==> inputs of run a <==
==> flow/design.v (excerpt) <==
module vga_top(
	input ClkPort,
	input BtnC,
	input BtnU,
	input BtnD,
	input BtnR,
	input BtnL,
	input MoveTick,  
	output hSync, vSync,
	output [3:0] vgaR, vgaG, vgaB,
	output An0, An1, An2, An3, An4, An5, An6, An7,
	output Ca, Cb, Cc, Cd, Ce, Cf, Cg, Dp,
	output MemOE, MemWR, RamCS, QuadSpiFlashCS
	);
clock: 11.4 ns
lec_check: 0
abc_area: 0
cap_margin: 20
core_aspect_ratio: 1.2
core_margin: 7
core_utilization: 64
cts_cluster_diameter: 285
cts_cluster_size: 100
gpl_routability_driven: 1
gpl_timing_driven: 1
hold_slack_margin: 0.28
place_density: 0.61
setup_slack_margin: 1.83
slew_margin: 20
tns_end_percent: 35
run.sh (not shown) runs the stock make flow with config.mk's settings and CLKGATE_MAP_FILE=.
==> run b (differences from run a) <==
==> flow/config.mk (replaced) <==
export PLATFORM = sky130hd
export DESIGN_NAME = vga_top
export DESIGN_NICKNAME = vga_top
export VERILOG_FILES = /design/flow/design.v
export SDC_FILE = /design/flow/constraint.sdc
export NUM_CORES = 4
export LEC_CHECK = 0
export CAP_MARGIN = 20
export CORE_MARGIN = 2
export CORE_UTILIZATION = 66
export CTS_CLUSTER_DIAMETER = 353
export CTS_CLUSTER_SIZE = 97
export PLACE_DENSITY = 0.6
export SLEW_MARGIN = 20
==> flow/constraint.sdc (replaced) <==
create_clock -name core_clock -period 5.46 [get_ports {ClkPort}]
set_input_delay 1.0920 -clock core_clock [delete_from_list [all_inputs] [get_ports {ClkPort}]]
set_output_delay 1.0920 -clock core_clock [all_outputs]
set_load 0.01 [all_outputs]
==> run c (differences from run a) <==
==> flow/config.mk (replaced) <==
export PLATFORM = sky130hd
export DESIGN_NAME = vga_top
export DESIGN_NICKNAME = vga_top
export VERILOG_FILES = /design/flow/design.v
export SDC_FILE = /design/flow/constraint.sdc
export NUM_CORES = 4
export LEC_CHECK = 0
export CAP_MARGIN = 20
export CORE_MARGIN = 2
export CORE_UTILIZATION = 54
export SLEW_MARGIN = 10
==> flow/constraint.sdc (replaced) <==
create_clock -name core_clock -period 12.0 [get_ports {ClkPort}]
set_input_delay 2.4000 -clock core_clock [delete_from_list [all_inputs] [get_ports {ClkPort}]]
set_output_delay 2.4000 -clock core_clock [all_outputs]
set_load 0.01 [all_outputs]
==> run d (differences from run a) <==
==> flow/config.mk (replaced) <==
export PLATFORM = sky130hd
export DESIGN_NAME = vga_top
export DESIGN_NICKNAME = vga_top
export VERILOG_FILES = /design/flow/design.v
export SDC_FILE = /design/flow/constraint.sdc
export NUM_CORES = 4
export LEC_CHECK = 0
export CAP_MARGIN = 20
export CORE_MARGIN = 2
export CORE_UTILIZATION = 72
export CTS_CLUSTER_DIAMETER = 54
export CTS_CLUSTER_SIZE = 47
export PLACE_DENSITY_LB_ADDON = 0.01
export SETUP_SLACK_MARGIN = 1.83
export SLEW_MARGIN = 20
==> flow/constraint.sdc (replaced) <==
create_clock -name core_clock -period 6.28 [get_ports {ClkPort}]
set_input_delay 1.2560 -clock core_clock [delete_from_list [all_inputs] [get_ports {ClkPort}]]
set_output_delay 1.2560 -clock core_clock [all_outputs]
set_load 0.01 [all_outputs]
==> reports/qor.log <==
INFO  layout         multi_input_comb_cells=2639
INFO  critical_path  critical_path_launch_point=sc.xpos2[1]
INFO  drt            routedLengthMet1=39040microns
INFO  layout         comb_share=77.94%
INFO  pwr            ir_drop=120.6uV
INFO  timing         finalHoldViolations=0
INFO  status         outcome=timing/DRC/antenna clean
INFO  flow_run       timing.max_cap.violations=0
[end of results for run c]
==> reports/qor.log <==
INFO  flow_run       timing.max_cap.violations=0
INFO  layout         multi_input_comb_cells=2639
INFO  timing         setup_violations=12
INFO  timing         final_critical_path_setup_slack=-0.1213ns
INFO  status         failed_checks=negative setup slack
INFO  layout         comb_share=73.50%
INFO  critical_path  cp-endpoint=vgaG[0]
INFO  pwr            ir_drop=425.7uV
INFO  critical_path  critical_path_launch_point=sc.ypos2[3]
INFO  logic_synthesis synth-area-yosys=22910squm
INFO  status         outcome=finished with violations
[end of results for run b]
==> reports/qor.log <==
INFO  status         outcome=timing/DRC/antenna clean
INFO  pwr            ir_drop=170.9uV
INFO  timing         finalHoldViolations=0
INFO  layout         comb_share=78.17%
INFO  flow_run       timing.max_cap.violations=0
INFO  drt            routedLengthMet1=33730microns
[end of results for run a]
==> reports/qor.log <==
INFO  status         outcome=stopped before the end
INFO  status         last-stage-reached=global routing (5_1_grt)
INFO  status         firstError=[ERROR GRT-0232] Routing congestion too high. Check the congestion heatmap in the GUI.
INFO  logic_synthesis top_cell=sky130_fd_sc_hd__ha_1
INFO  clock_network  postCtsHoldBufs=0
INFO  place          place_hpwl=70540microns
INFO  logic_synthesis top_cells_by_count=sky130_fd_sc_hd__ha_1 (377), sky130_fd_sc_hd__nand2_1 (281), sky130_fd_sc_hd__nor2_1 (265), sky130_fd_sc_hd__xnor2_1 (207), sky130_fd_sc_hd__a21oi_1 (200)
INFO  global_route   gr-max-usage-layer=met2
INFO  logic_synthesis area_leaders=sky130_fd_sc_hd__ha_1 (21%), sky130_fd_sc_hd__dfrtp_1 (8.2%), sky130_fd_sc_hd__xnor2_1 (7.9%)
[end of results for run d]

---

==> build 46 <==
vga_top again, from the RTL that the note above started with.
## vga_top
module vga_top(
	input ClkPort,
	input BtnC,
	input BtnU,
	input BtnD,
	input BtnR,
	input BtnL,
	input MoveTick,  
	output hSync, vSync,
	output [3:0] vgaR, vgaG, vgaB,
	output An0, An1, An2, An3, An4, An5, An6, An7,
	output Ca, Cb, Cc, Cd, Ce, Cf, Cg, Dp,
	output MemOE, MemWR, RamCS, QuadSpiFlashCS
	);
==> flow/config.mk <==
export PLATFORM = sky130hd
export DESIGN_NAME = vga_top
export DESIGN_NICKNAME = vga_top
export VERILOG_FILES = /design/flow/design.v
export SDC_FILE = /design/flow/constraint.sdc
export NUM_CORES = 4
export LEC_CHECK = 0
export ABC_AREA = 1
export CAP_MARGIN = 20
export CELL_PAD_IN_SITES_DETAIL_PLACEMENT = 0
export CELL_PAD_IN_SITES_GLOBAL_PLACEMENT = 3
export CORE_MARGIN = 3
export CORE_UTILIZATION = 40
export CTS_CLUSTER_DIAMETER = 160
export CTS_CLUSTER_SIZE = 42
export GPL_TIMING_DRIVEN = 0
export MAX_ROUTING_LAYER = met4
export MIN_ROUTING_LAYER = met2
export PLACE_DENSITY = 0.7
export SLEW_MARGIN = 15
export TNS_END_PERCENT = 50
==> flow/constraint.sdc <==
create_clock -name core_clock -period 12.0 [get_ports {ClkPort}]
set_input_delay 2.4000 -clock core_clock [delete_from_list [all_inputs] [get_ports {ClkPort}]]
set_output_delay 2.4000 -clock core_clock [all_outputs]
set_load 0.01 [all_outputs]
==> build 34: changes against build 46 <==
==> flow/config.mk (replaced) <==
export PLATFORM = sky130hd
export DESIGN_NAME = vga_top
export DESIGN_NICKNAME = vga_top
export VERILOG_FILES = /design/flow/design.v
export SDC_FILE = /design/flow/constraint.sdc
export NUM_CORES = 4
export LEC_CHECK = 0
export CAP_MARGIN = 20
export CORE_MARGIN = 2
export CORE_UTILIZATION = 33
export PLACE_DENSITY = 0.6
export SLEW_MARGIN = 20
==> flow/constraint.sdc (replaced) <==
create_clock -name core_clock -period 12.5 [get_ports {ClkPort}]
set_input_delay 2.5000 -clock core_clock [delete_from_list [all_inputs] [get_ports {ClkPort}]]
set_output_delay 2.5000 -clock core_clock [all_outputs]
set_load 0.01 [all_outputs]
==> build 79: changes against build 46 <==
==> flow/config.mk (replaced) <==
export PLATFORM = sky130hd
export DESIGN_NAME = vga_top
export DESIGN_NICKNAME = vga_top
export VERILOG_FILES = /design/flow/design.v
export SDC_FILE = /design/flow/constraint.sdc
export NUM_CORES = 4
export LEC_CHECK = 0
export CAP_MARGIN = 20
export CORE_MARGIN = 2
export CORE_UTILIZATION = 60
export SLEW_MARGIN = 20
==> flow/constraint.sdc (replaced) <==
create_clock -name core_clock -period 5.39 [get_ports {ClkPort}]
set_input_delay 1.0780 -clock core_clock [delete_from_list [all_inputs] [get_ports {ClkPort}]]
set_output_delay 1.0780 -clock core_clock [all_outputs]
set_load 0.01 [all_outputs]
==> build 41: changes against build 46 <==
==> flow/config.mk (replaced) <==
export PLATFORM = sky130hd
export DESIGN_NAME = vga_top
export DESIGN_NICKNAME = vga_top
export VERILOG_FILES = /design/flow/design.v
export SDC_FILE = /design/flow/constraint.sdc
export NUM_CORES = 4
export LEC_CHECK = 0
export ABC_AREA = 1
export CAP_MARGIN = 20
export CORE_MARGIN = 2
export CORE_UTILIZATION = 72
export PLACE_DENSITY = 0.6
export SLEW_MARGIN = 20
==> flow/constraint.sdc (replaced) <==
create_clock -name core_clock -period 2.91 [get_ports {ClkPort}]
set_input_delay 0.5820 -clock core_clock [delete_from_list [all_inputs] [get_ports {ClkPort}]]
set_output_delay 0.5820 -clock core_clock [all_outputs]
set_load 0.01 [all_outputs]
==> results <==
- Build 46 aborted during 3_3_place_gp. Build 34 produced a clean layout. Build 79 ran to the end with violations: setup timing. Build 41 aborted during 3_5_place_dp.
- Between build 34 and build 79, the lower critical path depth is in build 34 (gap 3).
- Between build 79 and build 34, the lower final cell count is in build 79 (gap about 4%, measured against build 34).
- In sequential cell count, build 79 and build 34 do not differ.
- Between build 34 and build 79, the lower clock power is in build 34 (gap 60%, measured against build 79).
- Between build 34 and build 79, the lower routed wire length is in build 34 (gap 4.7%, measured against build 79).
Power figures rest on the tool's default switching activity, not on a simulated workload.
